Design MatrixMultUnit, start of the top module:
module MatrixMultUnit(
  input wire reset_n                      ,  
  input wire clk                          ,
  input wire dut_valid                    , 
  output wire dut_ready                   ,
  output wire                           dut__tb__sram_input_write_enable  ,
  output wire [16-1 : 0     ]   dut__tb__sram_input_write_address ,
  output wire [32-1 : 0     ]   dut__tb__sram_input_write_data    ,
  output reg  [16-1 : 0     ]   dut__tb__sram_input_read_address  , 
  input  wire [32-1 : 0     ]   tb__dut__sram_input_read_data     ,     
  output wire                           dut__tb__sram_weight_write_enable  ,
  output wire [16-1 : 0     ]   dut__tb__sram_weight_write_address ,
  output wire [32-1 : 0     ]   dut__tb__sram_weight_write_data    ,
  output reg  [16-1 : 0     ]   dut__tb__sram_weight_read_address  , 
  input  wire [32-1 : 0     ]   tb__dut__sram_weight_read_data     ,     
  output wire                           dut__tb__sram_result_write_enable  ,
  output reg  [16-1 : 0     ]   dut__tb__sram_result_write_address ,
  output wire [32-1 : 0     ]   dut__tb__sram_result_write_data    ,
  output reg  [16-1 : 0     ]   dut__tb__sram_result_read_address  , 
  input  wire [32-1 : 0     ]   tb__dut__sram_result_read_data     ,    
  output wire                           dut__tb__sram_scratchpad_write_enable  ,
  output reg  [16-1 : 0     ]   dut__tb__sram_scratchpad_write_address ,
  output wire [32-1 : 0     ]   dut__tb__sram_scratchpad_write_data    ,
  output reg  [16-1 : 0     ]   dut__tb__sram_scratchpad_read_address  , 
  input  wire [32-1 : 0     ]   tb__dut__sram_scratchpad_read_data  
);
parameter one_address_offset = 12'h1;
parameter idle_state = 4'd0;
parameter get_dimension_state = 4'd1;
parameter accumulating_state = 4'd2;
parameter writing_state = 4'd3;
parameter next_multiplication_setup_state = 4'd4;
parameter setup_multiplication_2_state = 4'd5;
parameter setup_multiplication_3_state = 4'd6;
parameter setup_multiplication_4_state = 4'd7;
parameter setup_multiplication_5_state = 4'd8;
wire my_clock; 
  ...
Size: about 6700 cells after synthesis, about 410 flip-flops, roughly 390 I/O pins.
clock: 6.65 ns
lec_check: 0
cap_margin: 20
core_margin: 2
core_utilization: 65
cts_cluster_diameter: 325
setup_slack_margin: 0.75
slew_margin: 20
run.sh (not shown) runs the stock make flow with config.mk's settings and CLKGATE_MAP_FILE=.
The first run reached the layout checks and failed them: setup timing.
Next try:
CORE_UTILIZATION = 69   (was 65)
CTS_CLUSTER_DIAMETER = default   (was 325)
SETUP_SLACK_MARGIN = default   (was 0.75)
clock period = 15.0 ns   (was 6.65 ns; I/O delays follow)
The new run finished with timing, DRC and antenna clean.
Die area goes down by about 6%.
Clock-buffer cell count goes down by 2.
Maximum frequency goes down by 13%.
Global-route usage rose by 1.3 points.
Next try:
CORE_UTILIZATION = 58   (was 69)
clock period = 6.65 ns   (was 15.0 ns; I/O delays follow)
With this change the flow completed and failed the layout checks on setup timing.
Cell count rises by about 9%.
Area after synthesis does not change.
Setup slack gets worse by 7100 ps.
Design area rises by about 11%.
Worst hold slack gets worse by 15 ps.
Die area rises by 19%.
Non-clock buffer count rises by 474.
Sequential share of layout area falls by 1.6 points.
Next try:
CORE_UTILIZATION = 40   (was 58)
clock period = 8.17 ns   (was 6.65 ns; I/O delays follow)
What happened:
- The new run went through all stages and came out clean
- global-route usage fell by 12 points
- final area drops by 7.3%
- critical path depth fell by 12
- wire length falls by 3.9%
- setup slack improves by 750 ps
- non-clock buffer count shrinks by 419

---

Starting RTL as in the previous note.
clock: 6.25 ns
lec_check: 0
cap_margin: 15
core_margin: 2
core_utilization: 71
cts_cluster_size: 41
setup_slack_margin: -0.42
slew_margin: 20
The starting point died in global routing.
Rerun with:
--- a/flow/config.mk
+++ b/flow/config.mk
@@ -8 +8 @@
-export CAP_MARGIN = 15
+export CAP_MARGIN = 20
@@ -10,3 +10,2 @@
-export CORE_UTILIZATION = 71
-export CTS_CLUSTER_SIZE = 41
-export SETUP_SLACK_MARGIN = -0.42
+export CORE_UTILIZATION = 66
+export CTS_CLUSTER_DIAMETER = 231
==> flow/constraint.sdc (replaced) <==
create_clock -name core_clock -period 6.7 [get_ports {clk}]
set_input_delay 1.3400 -clock core_clock [delete_from_list [all_inputs] [get_ports {clk}]]
set_output_delay 1.3400 -clock core_clock [all_outputs]
set_load 0.01 [all_outputs]
The new run reached the layout checks and failed them: negative setup slack.
Area after synthesis is unchanged.
Die size is higher by 7.5%.
Synthesized cell count does not change.
Rerun with:
--- a/flow/config.mk
+++ b/flow/config.mk
@@ -7,0 +8 @@
+export ABC_AREA = 1
@@ -10,3 +11,2 @@
-export CORE_UTILIZATION = 66
-export CTS_CLUSTER_DIAMETER = 231
-export SLEW_MARGIN = 20
+export CORE_UTILIZATION = 19
+export SLEW_MARGIN = 35
==> flow/constraint.sdc (replaced) <==
create_clock -name core_clock -period 10.0 [get_ports {clk}]
set_input_delay 2.0000 -clock core_clock [delete_from_list [all_inputs] [get_ports {clk}]]
set_output_delay 2.0000 -clock core_clock [all_outputs]
set_load 0.01 [all_outputs]
After rerunning: This time the run finished with timing, DRC and antenna clean; register-to-register slack gains 2.3 ns; routed wire length rises by about 20%; setup slack gains 2.3 ns; clock-buffer cell count rises by 13; global-route usage came out lower by 28 points.
Rerun with:
--- a/flow/config.mk
+++ b/flow/config.mk
@@ -8 +7,0 @@
-export ABC_AREA = 1
@@ -11,2 +10,3 @@
-export CORE_UTILIZATION = 19
-export SLEW_MARGIN = 35
+export CORE_UTILIZATION = 71
+export CTS_CLUSTER_SIZE = 34
+export SLEW_MARGIN = 20
==> flow/constraint.sdc (replaced) <==
create_clock -name core_clock -period 6.59 [get_ports {clk}]
set_input_delay 1.3180 -clock core_clock [delete_from_list [all_inputs] [get_ports {clk}]]
set_output_delay 1.3180 -clock core_clock [all_outputs]
set_load 0.01 [all_outputs]
=>
- The new run completed and failed the layout checks on negative setup slack
- routed wire length shrinks by 6.8%
- synthesized area decreases by 4.2%
- design area falls by about 1.4%
- sequential share of layout area came out higher by 0.23 points
- worst hold slack gains 0.012 ns
Rerun with:
--- a/flow/config.mk
+++ b/flow/config.mk
@@ -10,2 +10 @@
-export CORE_UTILIZATION = 71
-export CTS_CLUSTER_SIZE = 34
+export CORE_UTILIZATION = 40
==> flow/constraint.sdc (replaced) <==
create_clock -name core_clock -period 10.0 [get_ports {clk}]
set_input_delay 2.0000 -clock core_clock [delete_from_list [all_inputs] [get_ports {clk}]]
set_output_delay 2.0000 -clock core_clock [all_outputs]
set_load 0.01 [all_outputs]
Outcome:
- This time the run finished with timing, DRC and antenna clean
- via count is lower by 13%
- global-route usage is lower by 21 points

---

v15:
Starting RTL as in the previous note.
export LEC_CHECK = 0
export CAP_MARGIN = 15
export CORE_MARGIN = 2
export CORE_UTILIZATION = 71
export CTS_CLUSTER_SIZE = 41
export HOLD_SLACK_MARGIN = -0.09
export SLEW_MARGIN = 20
create_clock -name core_clock -period 6.59 [get_ports {clk}]
v15 finished all stages; however, its layout fails the closing checks, the failures being negative setup slack.
What v48 does differently from v15 at the input level:
# v15
export LEC_CHECK = 0
export CAP_MARGIN = 15
export CORE_MARGIN = 2
export CORE_UTILIZATION = 71
export CTS_CLUSTER_SIZE = 41
export HOLD_SLACK_MARGIN = -0.09
export SLEW_MARGIN = 20
create_clock -name core_clock -period 6.59 [get_ports {clk}]
# v48
export LEC_CHECK = 0
export CAP_MARGIN = 20
export CORE_MARGIN = 2
export CORE_UTILIZATION = 59
export SLEW_MARGIN = 20
create_clock -name core_clock -period 4.39 [get_ports {clk}]
Findings:
In v48 the implementation completed, yet the final layout does not meet the checks, the culprit being negative setup slack.
Setup slack at placement came out lower on v48 than on v15.
v15 has a lower non-clock buffer count than v48.
Type of the tightest min-delay check: primary input to asynchronous set/reset pin -> v48, register to register -> v15
Run comparison: v48 highest signal layer in the routed design met4; v15 highest signal layer in the routed design met5
Diff v48..v15 | H-tree level count | unchanged
Clock-cell share of area: v48 lower than v15
Sequential share of layout area: v48 lower than v15
Input-level comparison between v28 and v48:
# v48
export LEC_CHECK = 0
export CAP_MARGIN = 20
export CORE_MARGIN = 2
export CORE_UTILIZATION = 59
export SLEW_MARGIN = 20
create_clock -name core_clock -period 4.39 [get_ports {clk}]
# v28
export LEC_CHECK = 0
export CAP_MARGIN = 20
export CORE_MARGIN = 2
export CORE_UTILIZATION = 59
export SETUP_SLACK_MARGIN = -0.35
export SLEW_MARGIN = 20
export TNS_END_PERCENT = 5
create_clock -name core_clock -period 4.39 [get_ports {clk}]
Results
- Not one of v28 and v48 finished clean.
- v48 finished all stages; layout check result: FAIL, due to negative setup slack.
- v48 has higher growth of design area from synthesis to finish than v28.
- v28 ended up with a lower wire length than v48 did.
- Changes observed in v28 relative to v48: total global-route track usage decreased 0.46 points; synthesized netlist cell count has remained practically unchanged; global routing usage on met1 fell 0.79 points; aoi/oai-family share of the synthesized area was more or less identical; count of clock buffers in the final design has decreased.
- Least setup slack across all paths after layout delta for v28 relative to v48: 0.24 ns lower
The following lists how v11 was set up differently from v28:
# v28
export LEC_CHECK = 0
export CAP_MARGIN = 20
export CORE_MARGIN = 2
export CORE_UTILIZATION = 59
export SETUP_SLACK_MARGIN = -0.35
export SLEW_MARGIN = 20
export TNS_END_PERCENT = 5
create_clock -name core_clock -period 4.39 [get_ports {clk}]
# v11
export LEC_CHECK = 0
export CAP_MARGIN = 20
export CORE_MARGIN = 2
export CORE_UTILIZATION = 72
export CTS_CLUSTER_DIAMETER = 371
export SLEW_MARGIN = 20
create_clock -name core_clock -period 7.85 [get_ports {clk}]
[summary]
v11 was carried through to the last stage, and its layout satisfied the timing, design-rule and antenna checks.
On die size, v11 does better than v28.
The wire length on met2 reported for v11 is smaller than that of v28 by 9.7%.
[compare] base=v28 new=v11: maximum clock frequency fell about 5.4%, non-clock buffer count lower, combined area of the multi-input logic cells went down by about 5%, number of vias after detailed routing down about 4%.
